==> v10 <==
==> flow/design.v <==
`timescale 1ns / 1ps
module axilite(
    input clk, reset, trigger, ARREADY, RVALID, AWREADY, WREADY, BVALID,
    input[4:0] length,
    input[31:0] source_address, destination_address, RDATA,
    output reg done, ARVALID, RREADY, AWVALID, WVALID, BREADY,
    output reg[31:0] ARADDR, AWADDR, WDATA,
    output reg[4:0] r_count, w_count);
    parameter READ_NONE=3'b000,
              READ_ADDR=3'b001,
              READ_DATA=3'b010,
              READ_STORE=3'b011,
              READ_DONE=3'b100;
    parameter WRITE_NONE=3'b000,          
              WRITE_ADDR=3'b001,
              WRITE_DATA=3'b010,
              WRITE_VALID=3'b011,
              WRITE_DONE=3'b100;
    reg [2:0] r_state, w_state;
    reg fifo_rd;
    reg aw_sent, w_sent;
    wire fifo_wr;
    wire fifo_full, fifo_empty;
    wire [31:0] fifo_data;
    wire start;
    wire [4:0] words;
    assign start = trigger && (w_state==WRITE_NONE);
    assign words = {2'b00, length[4:2]};
    assign fifo_wr = (r_state==READ_DATA) && RREADY && RVALID;
    FIFO fifom(.clk(clk), .reset(reset), .FIFO_RD(fifo_rd), .FIFO_WR(fifo_wr), .RDATA(RDATA), .FIFO_EMPTY(fifo_empty), .FIFO_FULL(fifo_full),
                .DATA_OUT(fifo_data));
    always @(posedge clk) begin
        if(reset) begin
            r_state<= READ_NONE;
            ARVALID<=0;
            RREADY<=0;
            r_count<= 0;
         end
         else begin
            case(r_state)
            READ_NONE: begin
                       if(start) begin
                        ARADDR<= source_address;
                        r_count<= words;
                        if(words!=0) begin
                         ARVALID<=1;
                         r_state<= READ_ADDR; end
                        end
                       end
            READ_ADDR: begin
                       if(ARREADY) begin
                       ARVALID<=0;
                       RREADY<=!fifo_full;
                       r_state<= READ_DATA; end
                       end 
            READ_DATA: begin
                       if(!RREADY)
                        RREADY<=!fifo_full;
                       else if(RVALID) begin
                        RREADY<=0;
                        r_count<=r_count-1;
                        r_state<= READ_STORE; end
                       end 
            READ_STORE: begin
                         r_state<=READ_DONE;
                        end
            READ_DONE: begin
                       if(r_count==0)
                        r_state<=READ_NONE;
                       else begin
                        ARADDR<=ARADDR+4; 
                        ARVALID<=1;
                        r_state<=READ_ADDR; end
                       end
            default:   r_state<=READ_NONE;
            endcase
        end
   end 
   always @(posedge clk) begin
           if(reset) begin
            w_state<= WRITE_NONE;
            AWVALID<=0;
            WVALID<=0;
            BREADY<=0;
            fifo_rd<=0;
            aw_sent<=0;
            w_sent<=0;
            done<=0;
            w_count<= 0;
           end
           else begin 
            fifo_rd<=0;
            case(w_state)
            WRITE_NONE: begin
                         if(start) begin
                          AWADDR<=destination_address;
                          w_count<=words;
                          done<=(words==0);
                          if(words!=0)
                           w_state<=WRITE_ADDR;
                          end
                         end
            WRITE_ADDR: begin
                         if(!fifo_empty) begin 
                          fifo_rd<=1; 
                          w_state<=WRITE_VALID; end
                         end
            WRITE_VALID: begin
                         if(!fifo_rd) begin
                          WDATA<=fifo_data;
                          AWVALID<=1;
                          WVALID<=1;
                          aw_sent<=0;
                          w_sent<=0;
                          w_state<=WRITE_DATA; end
                         end
            WRITE_DATA: begin
                         if(AWREADY && AWVALID) begin
                          AWVALID<=0;
                          aw_sent<=1;
                         end
                         if(WREADY && WVALID) begin
                          WVALID<=0;
                          w_sent<=1;
                         end
                         if((aw_sent || (AWREADY && AWVALID)) && (w_sent || (WREADY && WVALID))) begin
                          BREADY<=1;
                          w_state<=WRITE_DONE; end
                        end
            WRITE_DONE: begin
                         if(BVALID) begin
                          BREADY<=0;
                          w_count<=w_count-1;
                          if(w_count==1) begin
                           done<=1;
                           w_state<=WRITE_NONE; end
                          else begin
                           AWADDR<=AWADDR+4;
                           w_state<=WRITE_ADDR; end
                          end
                        end
            default:    w_state<=WRITE_NONE;
            endcase
      end
     end
endmodule
module FIFO(
    input clk, reset, FIFO_RD, FIFO_WR,
    input [31:0] RDATA,
    output FIFO_EMPTY, FIFO_FULL,
    output reg[31:0] DATA_OUT);
    reg[4:0] fifo_depth;
    reg[31:0] fifo_mem[0:15];
    reg[3:0] n,m;
    integer i;
    assign FIFO_EMPTY = (fifo_depth==0);
    assign FIFO_FULL = (fifo_depth==16);
    always @(posedge clk) begin
    if(reset) begin
                n<=0;
                m<=0;
                fifo_depth<=0;
                DATA_OUT<=0;
                for (i=0; i<16; i=i+1) begin
                fifo_mem[i]<=0; 
                end
               end
    else begin
            if(!FIFO_FULL && FIFO_WR)
                begin
                    fifo_mem[n]<=RDATA;
                    n<=(n==15)? 0:n+1;
                end
            if( !FIFO_EMPTY && FIFO_RD )
                begin
                    DATA_OUT<=fifo_mem[m];
                    m<=(m==15)? 0:m+1;
                end
            fifo_depth<=fifo_depth+(!FIFO_FULL && FIFO_WR)-(!FIFO_EMPTY && FIFO_RD);
          end
     end 
endmodule
==> flow/run.sh <==
#!/bin/bash
# the make line also repeats each setting of config.mk as NAME=value (left out here)
make -C /OpenROAD-flow-scripts/flow DESIGN_CONFIG=/design/flow/config.mk WORK_HOME=/design/flow/orfs CLKGATE_MAP_FILE= finish
==> flow/config.mk <==
export PLATFORM = sky130hd
export DESIGN_NAME = axilite
export DESIGN_NICKNAME = axilite
export VERILOG_FILES = /design/flow/design.v
export SDC_FILE = /design/flow/constraint.sdc
export NUM_CORES = 4
export LEC_CHECK = 0
export CAP_MARGIN = 20
export CORE_MARGIN = 2
export CORE_UTILIZATION = 72
export CTS_CLUSTER_DIAMETER = 362
export CTS_CLUSTER_SIZE = 15
export SETUP_SLACK_MARGIN = -0.18
export SLEW_MARGIN = 20
==> flow/constraint.sdc <==
create_clock -name core_clock -period 1.77 [get_ports {clk}]
set_input_delay 0.3540 -clock core_clock [delete_from_list [all_inputs] [get_ports {clk}]]
set_output_delay 0.3540 -clock core_clock [all_outputs]
set_load 0.01 [all_outputs]
==> inputs of v6, as changes to v10 <==
--- a/flow/config.mk
+++ b/flow/config.mk
@@ -9,6 +9,6 @@
 export CORE_MARGIN = 2
 export CORE_UTILIZATION = 72
-export CTS_CLUSTER_DIAMETER = 362
-export CTS_CLUSTER_SIZE = 15
-export SETUP_SLACK_MARGIN = -0.18
+export CTS_CLUSTER_SIZE = 47
+export HOLD_SLACK_MARGIN = -0.04
+export SETUP_SLACK_MARGIN = -0.19
 export SLEW_MARGIN = 20
==> flow/constraint.sdc (replaced) <==
create_clock -name core_clock -period 2.59 [get_ports {clk}]
set_input_delay 0.5180 -clock core_clock [delete_from_list [all_inputs] [get_ports {clk}]]
set_output_delay 0.5180 -clock core_clock [all_outputs]
set_load 0.01 [all_outputs]
==> inputs of v16, as changes to v10 <==
==> flow/config.mk (replaced) <==
export PLATFORM = sky130hd
export DESIGN_NAME = axilite
export DESIGN_NICKNAME = axilite
export VERILOG_FILES = /design/flow/design.v
export SDC_FILE = /design/flow/constraint.sdc
export NUM_CORES = 4
export LEC_CHECK = 0
export ABC_AREA = 1
export CAP_MARGIN = 20
export CELL_PAD_IN_SITES_DETAIL_PLACEMENT = 0
export CORE_ASPECT_RATIO = 1.13
export CORE_MARGIN = 2
export CORE_UTILIZATION = 70
export CTS_CLUSTER_DIAMETER = 27
export CTS_CLUSTER_SIZE = 49
export PLACE_DENSITY = 0.82
export SETUP_SLACK_MARGIN = 0.47
export SLEW_MARGIN = 20
==> flow/constraint.sdc (replaced) <==
create_clock -name core_clock -period 1.78 [get_ports {clk}]
set_input_delay 0.3560 -clock core_clock [delete_from_list [all_inputs] [get_ports {clk}]]
set_output_delay 0.3560 -clock core_clock [all_outputs]
set_load 0.01 [all_outputs]
==> inputs of v14, as changes to v10 <==
--- a/flow/config.mk
+++ b/flow/config.mk
@@ -8,7 +8,4 @@
 export CAP_MARGIN = 20
 export CORE_MARGIN = 2
-export CORE_UTILIZATION = 72
-export CTS_CLUSTER_DIAMETER = 362
-export CTS_CLUSTER_SIZE = 15
-export SETUP_SLACK_MARGIN = -0.18
+export CORE_UTILIZATION = 64
 export SLEW_MARGIN = 20
==> flow/constraint.sdc (replaced) <==
create_clock -name core_clock -period 2.16 [get_ports {clk}]
set_input_delay 0.4320 -clock core_clock [delete_from_list [all_inputs] [get_ports {clk}]]
set_output_delay 0.4320 -clock core_clock [all_outputs]
set_load 0.01 [all_outputs]
==> results <==
v14 produced a layout that fails on negative setup slack. v16 died in 5_1_grt on GRT-0232. v6 finished but failed the layout checks on negative setup slack. v10 ran to the end with violations: negative setup slack. Critical path depth is the same in v14 and v6. In v6 the die area is lower than in v14, by 11%. The highest setup slack belongs to v6, the lowest to v10. Of v16 and v6, v16 has the higher synthesized area (gap about 4%, measured against v6).
